## job 4063
==> flow/design.v <==
module top #(parameter WIDTH = 32)
(
	input				   clk,
	input				   rst,
	input 				   div_ready,
	input 				   div_datavalid_i,
	input 	   [WIDTH-1:0] div_dividend_i,
	input 	   [WIDTH-1:0] div_divisor_i,
	output reg 		 	   div_doing_o,
	output reg 		 	   div_qrvalid_o,
	output reg [WIDTH-1:0] div_quotient_o,
	output reg [WIDTH-1:0] div_remainder_o
);
reg [2*WIDTH  :0] div_remainder_r 	[WIDTH-1:0];
reg [2*WIDTH-1:0] div_divisor_r   	[WIDTH-1:0];
reg [  WIDTH-1:0] div_quotient_r  	[WIDTH-1:0];
reg               div_data_valid_r 	[WIDTH-1:0];
reg 		 	  div_qrvalid_r;
reg [WIDTH-1:0]   div_quotiento_r;
reg [WIDTH-1:0]   div_remaindero_r;
always @(posedge clk) begin
    if (rst) begin
    	div_doing_o <= 1'b0;
    end
    else if (div_qrvalid_o) begin
      	div_doing_o <= 1'b0;
    end
    else if(div_datavalid_i) begin
      	div_doing_o <= 1'b1;
    end
end
always @(posedge clk ) begin
	if (rst) begin
    	div_quotient_o 	<= 1'b0;
		div_remainder_o	<= 0;
		div_qrvalid_o	<=0;
    end
	else if (div_ready)begin
		div_quotient_o 	<= 1'b0;
		div_remainder_o	<= 0;
		div_qrvalid_o	<=0;
	end
	else if(div_qrvalid_r)begin
		div_quotient_o 	<= div_quotiento_r;
		div_remainder_o	<= div_remaindero_r;
		div_qrvalid_o	<= div_qrvalid_r;
	end
end
genvar div_m_var;
always @ (posedge clk ) begin
	if (rst) begin
		div_remainder_r	[0] <= {2*WIDTH+1{1'b0}};
		div_divisor_r  	[0] <= {2*WIDTH  {1'b0}};
		div_quotient_r 	[0] <= {  WIDTH  {1'b0}};
		div_data_valid_r[0] <=            1'b0  ;
	end else if (div_datavalid_i) begin
		if (|div_divisor_i) begin 
			div_remainder_r	[0] 	<= (div_dividend_i<<1) - (div_divisor_i<<WIDTH);
			div_divisor_r  	[0] 	<= div_divisor_i<<WIDTH;
			div_quotient_r 	[0] 	<= {  WIDTH  {1'b0}};
			div_data_valid_r[0] 	<=            1'b1  ;
		end else begin
			div_remainder_r	[0] 	<= {2*WIDTH+1{1'b0}};
			div_divisor_r  	[0] 	<= {2*WIDTH  {1'b0}};
			div_quotient_r 	[0] 	<= {  WIDTH  {1'b0}};
			div_data_valid_r[0] 	<=            1'b0  ;
		end
	end else begin
		div_remainder_r	[0]		<= {2*WIDTH+1{1'b0}};
		div_divisor_r  	[0]		<= {2*WIDTH  {1'b0}};
		div_quotient_r 	[0]		<= {  WIDTH  {1'b0}};
		div_data_valid_r[0]		<=            1'b0  ;
	end
end
generate
for (div_m_var=1;div_m_var<WIDTH;div_m_var=div_m_var+1) begin: calculate_cycle
	always @ (posedge clk ) begin
		if (rst) begin
			div_remainder_r[div_m_var] 	<= {2*WIDTH+1{1'b0}};
			div_divisor_r  [div_m_var] 	<= {2*WIDTH  {1'b0}};
			div_quotient_r [div_m_var] 	<= {  WIDTH  {1'b0}};
			div_data_valid_r[div_m_var] <=            1'b0  ;
		end else if (div_data_valid_r[div_m_var-1]) begin
			if (div_remainder_r[div_m_var-1][2*WIDTH]) begin 
				div_remainder_r[div_m_var] <= ((div_remainder_r[div_m_var-1]+div_divisor_r[div_m_var-1])<<1) - div_divisor_r[div_m_var-1];
				div_divisor_r  [div_m_var] <= div_divisor_r  [div_m_var-1];
				div_quotient_r [div_m_var] <= div_quotient_r [div_m_var-1]<<1 ;
				div_data_valid_r[div_m_var] <= div_data_valid_r[div_m_var-1];
			end else begin 
				div_remainder_r[div_m_var] <= (div_remainder_r[div_m_var-1]<<1) - div_divisor_r[div_m_var-1];
				div_divisor_r  [div_m_var] <= div_divisor_r  [div_m_var-1];
				div_quotient_r [div_m_var] <= (div_quotient_r [div_m_var-1]<<1) + 1'b1;
				div_data_valid_r[div_m_var] <= div_data_valid_r[div_m_var-1];
			end
		end else begin
			div_remainder_r[div_m_var] <= div_remainder_r[div_m_var-1];
			div_divisor_r  [div_m_var] <= div_divisor_r  [div_m_var-1];
			div_quotient_r [div_m_var] <= div_quotient_r [div_m_var-1];
			div_data_valid_r[div_m_var] <= div_data_valid_r[div_m_var-1];
		end
	end
end
endgenerate
always @ (posedge clk ) begin
	if (rst) begin
		div_remaindero_r <= {WIDTH{1'b0}};
		div_remaindero_r  <= {WIDTH{1'b0}};
		div_qrvalid_r  <=        1'b0  ;
	end else if (div_data_valid_r[WIDTH-1]) begin
		if (div_remainder_r[WIDTH-1][2*WIDTH]) begin
			div_remaindero_r <= (div_remainder_r[WIDTH-1]+div_divisor_r[WIDTH-1])>>WIDTH;
			div_quotiento_r  <= div_quotient_r [WIDTH-1]<<1;
			div_qrvalid_r  <= div_data_valid_r[WIDTH-1];
		end else begin
			div_remaindero_r <= div_remainder_r[WIDTH-1]>>WIDTH;
			div_quotiento_r  <= (div_quotient_r [WIDTH-1]<<1) + 1'b1;
			div_qrvalid_r  <= div_data_valid_r[WIDTH-1];
		end
	end else begin
			div_qrvalid_r  <= div_data_valid_r[WIDTH-1];
	end
end
endmodule
clock: 5.2 ns
lec_check: 0
cap_margin: 20
core_margin: 2
core_utilization: 70
place_density: 0.37
setup_slack_margin: 1.52
slew_margin: 20
run.sh (not shown) runs the stock make flow with config.mk's settings and CLKGATE_MAP_FILE=.
Job 4063 finished every stage; the final checks, however, were not passed, the failures being setup timing.
Changes in job 2867 relative to job 4063:
# job 4063
export LEC_CHECK = 0
export CAP_MARGIN = 20
export CORE_MARGIN = 2
export CORE_UTILIZATION = 70
export PLACE_DENSITY = 0.37
export SETUP_SLACK_MARGIN = 1.52
export SLEW_MARGIN = 20
create_clock -name core_clock -period 5.2 [get_ports {clk}]
# job 2867
export LEC_CHECK = 0
export CAP_MARGIN = 20
export CORE_MARGIN = 2
export CORE_UTILIZATION = 40
export SLEW_MARGIN = 20
create_clock -name core_clock -period 7.5 [get_ports {clk}]
### Flow results
Per the comparison of job 2867 with job 4063, minimum period implied by the final worst setup slack shows an increase of 1.00 ns; final total negative setup slack increased 1.01 ns; smallest setup slack after layout up 1.30 ns; synthesis-to-layout area growth went down; register fraction of the total cell area grew by 1.9 points.
Having completed the whole flow, job 2867 delivered a layout that passed the timing, DRC and antenna checks.
Area of the multi-input gates, job 2867 vs job 4063: down by a little under 10%
Wire: job 2867 routes less than job 4063
Compare job 2867 and job 4063 | chip width lower: job 4063
The share of the final layout cell area in multi-input gates number comes out lower for job 2867 vs job 4063.
Looking at via count across both flows, job 2867 is the stronger of the two, with job 4063 trailing.
Edits applied to the flow inputs when going from job 2867 to job 5973:
# job 2867
export LEC_CHECK = 0
export CAP_MARGIN = 20
export CORE_MARGIN = 2
export CORE_UTILIZATION = 40
export SLEW_MARGIN = 20
create_clock -name core_clock -period 7.5 [get_ports {clk}]
# job 5973
export LEC_CHECK = 0
export CAP_MARGIN = 20
export CORE_MARGIN = 2
export CORE_UTILIZATION = 15
export SLEW_MARGIN = 20
create_clock -name core_clock -period 6.58 [get_ports {clk}]
Findings:
- Looking at the reports, job 5973 completed the entire flow and the layout it produced met the timing, DRC and antenna checks.
- On job 5973: number of cells after detailed placement is 38% higher than what job 2867 gave.
- Compare job 2867 and job 5973 | critical path depth lower: job 2867
- Job 5973 vs job 2867: worst reg-to-reg path cell count up
- div_remainder_r[15][64] as the worst setup path endpoint was reported by job 5973, and div_remainder_r[2][64] by job 2867.
- The higher non-clock buffer count came out of job 5973.
Edits applied to the flow inputs when going from job 5973 to job 4624:
# job 5973
export LEC_CHECK = 0
export CAP_MARGIN = 20
export CORE_MARGIN = 2
export CORE_UTILIZATION = 15
export SLEW_MARGIN = 20
create_clock -name core_clock -period 6.58 [get_ports {clk}]
# job 4624
export LEC_CHECK = 0
export CAP_MARGIN = 20
export CORE_MARGIN = 2
export CORE_UTILIZATION = 40
export SLEW_MARGIN = 20
create_clock -name core_clock -period 6.58 [get_ports {clk}]
[summary]
Job 4624 vs job 5973 — count of routing violations after the opening detailed-route iteration climbed by more than 10%. Final cell area: job 4624 below job 5973. Count of plain and timing-repair buffers in the layout, job 5973 and job 4624, lower one = job 4624. In terms of number of nets at the end of the flow, job 5973 and job 4624 differ only marginally. Against job 5973 as the reference, job 4624 delivers a lower internal reg-to-reg setup slack. | vertical die size | job 4624 vs job 5973 | about 40% lower |. Biggest cell delay along the critical path, job 5973 and job 4624: larger value in job 4624. Compared with job 5973, job 4624 shows a higher critical path data required time. Summary: with job 5973 as the reference, total internal power in job 4624 moved up by a few percent. Taking job 5973 as the reference, in job 4624 wire length of the first global-routing pass shows an increase of 10%, setup slack went down by 0.053 ns.
The following lists how job 9469 was set up differently from job 4624:
# job 4624
export LEC_CHECK = 0
export CAP_MARGIN = 20
export CORE_MARGIN = 2
export CORE_UTILIZATION = 40
export SLEW_MARGIN = 20
create_clock -name core_clock -period 6.58 [get_ports {clk}]
# job 9469
export LEC_CHECK = 0
export ABC_AREA = 1
export CAP_MARGIN = 20
export CELL_PAD_IN_SITES_DETAIL_PLACEMENT = 1
export CORE_ASPECT_RATIO = 1.66
export CORE_MARGIN = 2
export CORE_UTILIZATION = 40
export GPL_TIMING_DRIVEN = 0
export MAX_ROUTING_LAYER = met5
export SLEW_MARGIN = 35
create_clock -name core_clock -period 7.5 [get_ports {clk}]
[summary]
Fmax: job 9469 and job 4624 compared, higher one is job 9469
Diff job 9469 and job 4624: placed instance count lower in job 4624
Met1 routing resource usage after global routing (job 9469 over job 4624): increase, 9.8 points
The run showing the smaller yosys stat cell total is job 4624.
Job 9469 vs. job 4624: minimum setup slack after placement +1.35 ns, number of DRC violations after detailed-routing iteration 0 +about 60%, number of buffers and inverters on the critical path +2.
## Diff of input files: job 6646 against job 9469
# job 9469
export LEC_CHECK = 0
export ABC_AREA = 1
export CAP_MARGIN = 20
export CELL_PAD_IN_SITES_DETAIL_PLACEMENT = 1
export CORE_ASPECT_RATIO = 1.66
export CORE_MARGIN = 2
export CORE_UTILIZATION = 40
export GPL_TIMING_DRIVEN = 0
export MAX_ROUTING_LAYER = met5
export SLEW_MARGIN = 35
create_clock -name core_clock -period 7.5 [get_ports {clk}]
# job 6646
export LEC_CHECK = 0
export CAP_MARGIN = 20
export CORE_MARGIN = 2
export CORE_UTILIZATION = 72
export HOLD_SLACK_MARGIN = -0.09
export SLEW_MARGIN = 20
create_clock -name core_clock -period 4.55 [get_ports {clk}]
No final results exist for job 6646, since it was stopped by error GRT-0232 during global routing. Job 6646 ended up with a higher sequential element share of the synthesized area than job 9469 did. Delta (job 6646 minus job 9469): number of placed instances with taps included fell by about 30%, number of unique standard cell types used by synthesis moved up, synthesized cell count went down.
Power figures rest on the tool's default switching activity, not on a simulated workload.
